==> run H: inputs <==
==> flow/design.v (excerpt) <==
module maxfinder(clk, rst, start, x1, x2, x3, x4, eps, done, result);
Settings: LEC_CHECK=0, CAP_MARGIN=30, CELL_PAD_IN_SITES_GLOBAL_PLACEMENT=1, CORE_ASPECT_RATIO=1.75, CORE_MARGIN=2, CORE_UTILIZATION=58, GPL_ROUTABILITY_DRIVEN=1, MAX_ROUTING_LAYER=met5, MIN_ROUTING_LAYER=met1, PLACE_DENSITY_LB_ADDON=0.19, SLEW_MARGIN=20, TNS_END_PERCENT=10; clock period 5.33 ns.
run.sh (not shown) runs the stock make flow with config.mk's settings and CLKGATE_MAP_FILE=.
==> run R: changes against run H <==
ABC_AREA = 1   (was default)
CAP_MARGIN = 20   (was 30)
CELL_PAD_IN_SITES_GLOBAL_PLACEMENT = default   (was 1)
CORE_ASPECT_RATIO = default   (was 1.75)
CORE_UTILIZATION = 68   (was 58)
CTS_CLUSTER_SIZE = 74   (was default)
GPL_ROUTABILITY_DRIVEN = default   (was 1)
MAX_ROUTING_LAYER = default   (was met5)
MIN_ROUTING_LAYER = default   (was met1)
PLACE_DENSITY_LB_ADDON = default   (was 0.19)
TNS_END_PERCENT = default   (was 10)
==> flow/constraint.sdc (replaced) <==
create_clock -name core_clock -period 5.01 [get_ports {clk}]
set_input_delay 1.0020 -clock core_clock [delete_from_list [all_inputs] [get_ports {clk}]]
set_output_delay 1.0020 -clock core_clock [all_outputs]
set_load 0.01 [all_outputs]
==> run A: changes against run H <==
CAP_MARGIN = 20   (was 30)
CELL_PAD_IN_SITES_GLOBAL_PLACEMENT = default   (was 1)
CORE_ASPECT_RATIO = 1.99   (was 1.75)
CORE_MARGIN = 4   (was 2)
CORE_UTILIZATION = 40   (was 58)
MAX_ROUTING_LAYER = met4   (was met5)
PLACE_DENSITY_LB_ADDON = default   (was 0.19)
SETUP_SLACK_MARGIN = 2.31   (was default)
TNS_END_PERCENT = default   (was 10)
==> flow/constraint.sdc (replaced) <==
create_clock -name core_clock -period 9.0 [get_ports {clk}]
set_input_delay 1.8000 -clock core_clock [delete_from_list [all_inputs] [get_ports {clk}]]
set_output_delay 1.8000 -clock core_clock [all_outputs]
set_load 0.01 [all_outputs]
==> run F: changes against run H <==
ABC_AREA = 1   (was default)
CAP_MARGIN = 20   (was 30)
CELL_PAD_IN_SITES_GLOBAL_PLACEMENT = default   (was 1)
CORE_ASPECT_RATIO = default   (was 1.75)
CORE_UTILIZATION = 72   (was 58)
CTS_CLUSTER_DIAMETER = 221   (was default)
GPL_ROUTABILITY_DRIVEN = default   (was 1)
MAX_ROUTING_LAYER = default   (was met5)
MIN_ROUTING_LAYER = default   (was met1)
PLACE_DENSITY_LB_ADDON = default   (was 0.19)
TNS_END_PERCENT = default   (was 10)
==> flow/constraint.sdc (replaced) <==
create_clock -name core_clock -period 3.73 [get_ports {clk}]
set_input_delay 0.7460 -clock core_clock [delete_from_list [all_inputs] [get_ports {clk}]]
set_output_delay 0.7460 -clock core_clock [all_outputs]
set_load 0.01 [all_outputs]
==> results.yml <==
# physical design summary
status:
  status: "finished with violations"
  violations: "setup timing"
synthesis:
  ys_seq_frac: 0.185
  postSynthCellCount: 1384
layout:
  fin_area_mm2: 0.0149
timing:
  setup_ws_ns: -0.280
  setup-violations-final: 16
worst_setup_path:
  slowest_stage: "fa_2"
the above is filed under run H

==> results.yml <==
# implementation run metrics
status:
  stop_stage: "5_1_grt"
  firstError: "[ERROR GRT-0116] Global routing finished with congestion. Check the congestion regions in the DRC Viewer."
  status: "aborted with a tool error"
synthesis:
  ys_seq_frac: 0.185
  largest_area_cell: "ha_1"
  postSynthCellCount: 1543
  yosysUniqueCellTypes: 52
  mux_share: 0.000796
placed_design:
  gp_congestion: 0.955
global_routing:
  grt_util_met1: 0.668
the above is filed under run F

==> results.yml <==
# physical design summary
status:
  violations: "setup timing"
  status: "finished with violations"
timing:
  setup-violations-final: 8
  setup_ws_ns: -0.0946
synthesis:
  ys_seq_frac: 0.185
layout:
  fin_area_mm2: 0.0158
the above is filed under run R

==> results.yml <==
# physical design summary
synthesis:
  ys_seq_frac: 0.185
  postSynthCellCount: 1384
timing:
  setup-violations-final: 0
  setup_ws_ns: 2.69
layout:
  seq_share: 0.167
  fin_area_mm2: 0.0139
worst_setup_path:
  slowest_stage: "a21oi_1"
status:
  status: "finished clean"
the above is filed under run A


---

==> inputs of try-lagoon <==
Starting RTL as in the previous note.
Settings: LEC_CHECK=0, CAP_MARGIN=20, CORE_MARGIN=2, CORE_UTILIZATION=69, CTS_CLUSTER_SIZE=46, PLACE_DENSITY_LB_ADDON=0.0, SETUP_SLACK_MARGIN=1.83, SLEW_MARGIN=20; clock period 6.22 ns.
==> try-pepper: changes against try-lagoon <==
- CAP_MARGIN: 20 -> 10
- CORE_UTILIZATION: 69 -> 40
- CTS_CLUSTER_SIZE: 46 -> 11
- GPL_TIMING_DRIVEN: not set -> 0
- PLACE_DENSITY_LB_ADDON: 0.0 -> not set
- SETUP_SLACK_MARGIN: 1.83 -> not set
==> flow/constraint.sdc (replaced) <==
create_clock -name core_clock -period 9.0 [get_ports {clk}]
set_input_delay 1.8000 -clock core_clock [delete_from_list [all_inputs] [get_ports {clk}]]
set_output_delay 1.8000 -clock core_clock [all_outputs]
set_load 0.01 [all_outputs]
==> qor summary <==
|  | try-lagoon | try-pepper |
|---|---|---|
| First-pass GRT wire length | 51.9 mm | 51.1 mm |
| Number of buffers other than clock buffers in the final layout | 104 | 79 |
| Power of the clock network | 1.01 mW | 0.736 mW |
| Internal power | 2.53 mW | 1.57 mW |
| Global-route total usage across every layer | 34.5% | 20.4% |
| Site Rows | 49 | 64 |
| Worst setup startpoint | datapath.PU4.reg1.reg1.out | datapath.PU4.reg3.reg1.out |
| Final core utilization | 85.3% | 45.5% |
| Core area | 17900 sq um | 30700 sq um |
| Horizontal die size | 139 microns | 181 microns |
| Setup slack at placement | 0.219 ns | 2.27 ns |
| Total wire length after detailed routing | 33.3 mm | 31.6 mm |
| Switching share of power | 41.2% | 41.0% |
| Depth of the most critical reg-to-reg path | 21 | 26 |
| Die Height | 139 microns | 181 microns |
| HPWL reported at the end of detailed placement | 23.1 mm | 25.8 mm |
| Multi-input combinational gate total | 992 | 991 |
| Worst clock skew | 0.00758 ns | 0.0126 ns |
| Number of buffer and inverter instances along the worst setup path | 3 | 5 |
| Register-to-register path setup slack | 0.53 ns | 2.26 ns |
| Number of port buffers | 33 | 32 |
| Area post-placement | 13400 sq um | 13400 sq um |
| Result of the run | timing/DRC/antenna clean | timing/DRC/antenna clean |
| Most Frequent Cell on Critical Path | sky130_fd_sc_hd__fa_2 | sky130_fd_sc_hd__fa_1 |
| Instance count after placement with tap cells included | 1609 | 1814 |
| Final period demand of the worst path | 5.69 ns | 6.74 ns |
| Drt initial violations | 688 | 694 |

---

==> inputs of job 224 <==
Starting RTL as in the previous note.
make LEC_CHECK=0 ABC_AREA=1 CAP_MARGIN=15 CELL_PAD_IN_SITES_GLOBAL_PLACEMENT=0 CORE_ASPECT_RATIO=1.75 CORE_MARGIN=2 CORE_UTILIZATION=71 CTS_CLUSTER_DIAMETER=48 CTS_CLUSTER_SIZE=14 GPL_ROUTABILITY_DRIVEN=1 MAX_ROUTING_LAYER=met5 MIN_ROUTING_LAYER=met1 PLACE_DENSITY_LB_ADDON=0.19 SETUP_SLACK_MARGIN=1.27 SLEW_MARGIN=20 TNS_END_PERCENT=10 finish   # period 5.07 ns
==> job 1061 (differences from job 224) <==
ABC_AREA = not set   (was 1)
CAP_MARGIN = 20   (was 15)
CELL_PAD_IN_SITES_GLOBAL_PLACEMENT = not set   (was 0)
CORE_ASPECT_RATIO = not set   (was 1.75)
CORE_UTILIZATION = 46   (was 71)
CTS_CLUSTER_DIAMETER = not set   (was 48)
CTS_CLUSTER_SIZE = not set   (was 14)
GPL_ROUTABILITY_DRIVEN = not set   (was 1)
MAX_ROUTING_LAYER = not set   (was met5)
MIN_ROUTING_LAYER = not set   (was met1)
PLACE_DENSITY_LB_ADDON = not set   (was 0.19)
SETUP_SLACK_MARGIN = not set   (was 1.27)
TNS_END_PERCENT = not set   (was 10)
==> flow/constraint.sdc (replaced) <==
create_clock -name core_clock -period 6.57 [get_ports {clk}]
set_input_delay 1.3140 -clock core_clock [delete_from_list [all_inputs] [get_ports {clk}]]
set_output_delay 1.3140 -clock core_clock [all_outputs]
set_load 0.01 [all_outputs]
==> job 7305 (differences from job 224) <==
CAP_MARGIN = 20   (was 15)
CELL_PAD_IN_SITES_GLOBAL_PLACEMENT = not set   (was 0)
CORE_ASPECT_RATIO = not set   (was 1.75)
CORE_UTILIZATION = 64   (was 71)
CTS_CLUSTER_DIAMETER = 334   (was 48)
CTS_CLUSTER_SIZE = 96   (was 14)
GPL_ROUTABILITY_DRIVEN = not set   (was 1)
MAX_ROUTING_LAYER = not set   (was met5)
MIN_ROUTING_LAYER = not set   (was met1)
PLACE_DENSITY = 0.43   (was not set)
PLACE_DENSITY_LB_ADDON = not set   (was 0.19)
SETUP_SLACK_MARGIN = not set   (was 1.27)
==> flow/constraint.sdc (replaced) <==
create_clock -name core_clock -period 3.68 [get_ports {clk}]
set_input_delay 0.7360 -clock core_clock [delete_from_list [all_inputs] [get_ports {clk}]]
set_output_delay 0.7360 -clock core_clock [all_outputs]
set_load 0.01 [all_outputs]
==> comparison table <==
item	job 7305	job 224	job 1061
Status	complete, but fails checks	complete, but fails checks	complete, no violations
Reasons for failing layout checks	negative setup slack	negative setup slack	-
Largest stage delay, worst path	0.38 ns	0.37 ns	0.54 ns
RSZ-0062 raised after global routing	true	true	-
Final GP Congestion	0.967	0.901	0.866
First-pass GRT wire length	51100 µm	54900 µm	46700 µm
Met2 Track Usage GR	58.1%	69.7%	35.4%
Number of non-clock inverters in the layout	379	379	232
Minimum setup slack in the final design	-1.39 ns	-0.0725 ns	0.319 ns
Xor/xnor cell area share of the yosys netlist	4.81%	4.81%	5.24%
GR Layer Usage met3	5.23%	6.26%	3.93%
Tool warnings	138	136	133
Most used cell, CP	fa_2	fa_2	-
Setup-violating endpoint count in the final report	40	6	0
Chip Area	20800 µm²	18800 µm²	28600 µm²
Pre-CTS setup slack	-1.58 ns	-0.198 ns	0.177 ns
Sequential cell area in the final layout	2340 µm²	2360 µm²	2320 µm²
Routed wire length on met2	16500 µm	19000 µm	13600 µm
Hold-critical path endpoint	datapath.my_ix1.reg0.out	datapath.my_ix3.reg4.out	datapath.my_ix4.reg4.out
Data required time at the worst endpoint	3.96 ns	5.43 ns	6.88 ns
Number of tap cells inserted	265	231	341
Clock buffer cells	18	17	19
Number of buffers and inverters on the critical path	2	3	5
Number of global-route vias before repair	10427	11429	9084
Global-route usage over all layers	32.7%	37.6%	21.1%
Global-route track usage on met1	40.7%	36.4%	28.1%
Non-clock buffer count in the final layout	262	117	54

---

==> inputs of v33 <==
maxfinder again, from the RTL that the note above started with.
Settings: LEC_CHECK=0, CAP_MARGIN=10, CORE_MARGIN=9, CORE_UTILIZATION=15, CTS_CLUSTER_DIAMETER=95, CTS_CLUSTER_SIZE=11, GPL_TIMING_DRIVEN=0, MIN_ROUTING_LAYER=met1, SLEW_MARGIN=10; clock period 9.0 ns.
==> v5 (differences from v33) <==
CAP_MARGIN = 20   (was 10)
CORE_MARGIN = 2   (was 9)
CORE_UTILIZATION = 72   (was 15)
CTS_CLUSTER_DIAMETER = unset   (was 95)
CTS_CLUSTER_SIZE = unset   (was 11)
GPL_TIMING_DRIVEN = unset   (was 0)
MIN_ROUTING_LAYER = unset   (was met1)
SLEW_MARGIN = 20   (was 10)
==> flow/constraint.sdc (replaced) <==
create_clock -name core_clock -period 4.99 [get_ports {clk}]
set_input_delay 0.9980 -clock core_clock [delete_from_list [all_inputs] [get_ports {clk}]]
set_output_delay 0.9980 -clock core_clock [all_outputs]
set_load 0.01 [all_outputs]
==> results <==
- Against v5, the maximum frequency of v33 is lower by 12%.
- Of v5 and v33, v5 has the higher clock skew (gap 0.0074 ns).
- v33 ran to the end with no violations. v5 finished but fails on setup timing.
- Synthesized area is the same in v5 and v33.
- Between v33 and v5, the lower count of clock-buffer cells in the layout is in v33 (gap 2).
- In flip-flop count, v5 and v33 do not differ.
- Against v33, the wire length of v5 is larger by 40%.
- Of v33 and v5, v33 has the higher sequential share of layout area (gap 0.83 points).
- Global-route usage: v33 is lower than v5 (35 points).
- Against v33, the cell area of v5 is higher by 6.9%.
==> figures <==
Initial core utilization: v5 0.730; v33 0.152
Fraction of power consumed by the clock network: v5 0.235; v33 0.278
Result of the run: v5 complete, but fails checks; v33 timing/DRC/antenna clean
Layout check failures: v5 setup timing; v33 -
Tapcells inserted: v5 225; v33 1,070
Later-pin clock latency in the skew report: v5 0.46 ns; v33 0.43 ns
Largest stage delay on the critical path: v5 0.40 ns; v33 0.52 ns
End of the worst hold path: v5 datapath.my_ix2.reg1.out$_SDFFE_PP0N_; v33 datapath.my_ix4.reg4.out$_SDFFE_PP0N_
Met3 layer wire length in the routed design: v5 4930 um; v33 1560 um
FF+latch area: v5 0.00235 mm^2; v33 0.00232 mm^2
Reg2reg setup slack: v5 -0.92 ns; v33 2.31 ns
Routing usage on met2: v5 0.707; v33 0.119
Switching share of total power: v5 0.419; v33 0.408
Post-route minimum period: v5 5.91 ns; v33 6.69 ns
Core Box Area: v5 0.0172 mm^2; v33 0.0824 mm^2
Total antenna diodes in the routed design: v5 1; v33 0
Maximum number of pins on one net before global-route repair: v5 72; v33 17
Relative area of non-clock buffer cells in the final design: v5 0.101; v33 0.0349
Number of post-CTS setup repair buffers: v5 6; v33 0
Utilization after layout: v5 0.923; v33 0.180

---

==> inputs of run a <==
Starting RTL as in the previous note.
clock: 5.51 ns
lec_check: 0
abc_area: 1
cap_margin: 20
core_margin: 2
core_utilization: 72
cts_cluster_diameter: 334
cts_cluster_size: 96
place_density: 0.43
setup_slack_margin: 1.63
slew_margin: 20
tns_end_percent: 10
==> run b: changes against run a <==
- CTS_CLUSTER_DIAMETER: 334 -> 258
- CTS_CLUSTER_SIZE: 96 -> 74
- PLACE_DENSITY: 0.43 -> 0.38
- SETUP_SLACK_MARGIN: 1.63 -> not set
- TNS_END_PERCENT: 10 -> not set
==> flow/constraint.sdc (replaced) <==
create_clock -name core_clock -period 5.02 [get_ports {clk}]
set_input_delay 1.0040 -clock core_clock [delete_from_list [all_inputs] [get_ports {clk}]]
set_output_delay 1.0040 -clock core_clock [all_outputs]
set_load 0.01 [all_outputs]
==> run c: changes against run a <==
- CTS_CLUSTER_DIAMETER: 334 -> 26
- CTS_CLUSTER_SIZE: 96 -> not set
- PLACE_DENSITY: 0.43 -> not set
- PLACE_DENSITY_LB_ADDON: not set -> 0.19
- SETUP_SLACK_MARGIN: 1.63 -> 1.48
- TNS_END_PERCENT: 10 -> not set
==> flow/constraint.sdc (replaced) <==
create_clock -name core_clock -period 6.06 [get_ports {clk}]
set_input_delay 1.2120 -clock core_clock [delete_from_list [all_inputs] [get_ports {clk}]]
set_output_delay 1.2120 -clock core_clock [all_outputs]
set_load 0.01 [all_outputs]
==> summary of the runs <==
- Run c produced a clean layout. Run b produced a layout that fails on negative setup slack. Run a completed without violations.
- Total power: run c < run a < run b.
- Clock skew: run a > run b > run c.
- Maximum frequency, highest first: run b, run a, run c.
- Synthesized cell count is the same in run c and run b.
- In run a the via count is smaller than in run c, by about 13%.
- Combinational power, lowest first: run a, run c, run b.
- Cell count, lowest first: run a, run c, run b.
- Setup slack, highest first: run c, run a, run b.
- Between run b and run c, the lower clock power is in run c (gap 19%, measured against run c).
- Flip-flop count is the same in run c and run b.
==> figures <==
|  | run a | run b | run c |
|---|---|---|---|
| Reported leakage power | 7.84 nW | 8.11 nW | 7.95 nW |
| R2R Setup Slk | 210 ps | -260 ps | 340 ps |
| Smallest hold slack | 459 ps | 459 ps | 477 ps |
| Worst-path maximum fanout | 5 | 4 | 5 |
| Hold Path Origin | datapath.my_ix3.reg4.out | datapath.my_ix3.reg4.out | datapath.my_ix1.reg0.out |
| Setup slack of the critical path after layout | 214 ps | -255 ps | 343 ps |
| Area post-placement | 13,300 sq um | 13,900 sq um | 13,500 sq um |
| Dpl hpwl | 23.9 mm | 25.2 mm | 24.0 mm |
| Fraction of met1 tracks used by global routing | 0.405 | 0.462 | 0.452 |
| Number of stages on the worst setup path | 24 | 21 | 23 |
| Total clock network power | 1.07 mW | 1.24 mW | 1.04 mW |
| Crit path buffers/inverters | 4 | 2 | 3 |
| Initial antenna violation count | 1 | 2 | 2 |
| Critical Path RT | 5850 ps | 5360 ps | 6410 ps |
| Setup bufs post-CTS | 37 | 7 | 60 |
| Worst clock skew | 12.5 ps | 12.2 ps | 10.1 ps |
| Nets | 1,994 | 2,054 | 2,014 |
| DRT Pass-1 Iters | 8 | 6 | 7 |
| Clock insertion delay at the later pin of the skew report | 430 ps | 430 ps | 450 ps |
| Outcome | complete, no violations | finished with violations | complete, no violations |
| Layout check failures | - | negative setup slack | - |
| Clock buffers | 17 | 19 | 18 |
No activity file was given, so power comes from the tool's default toggle rates.
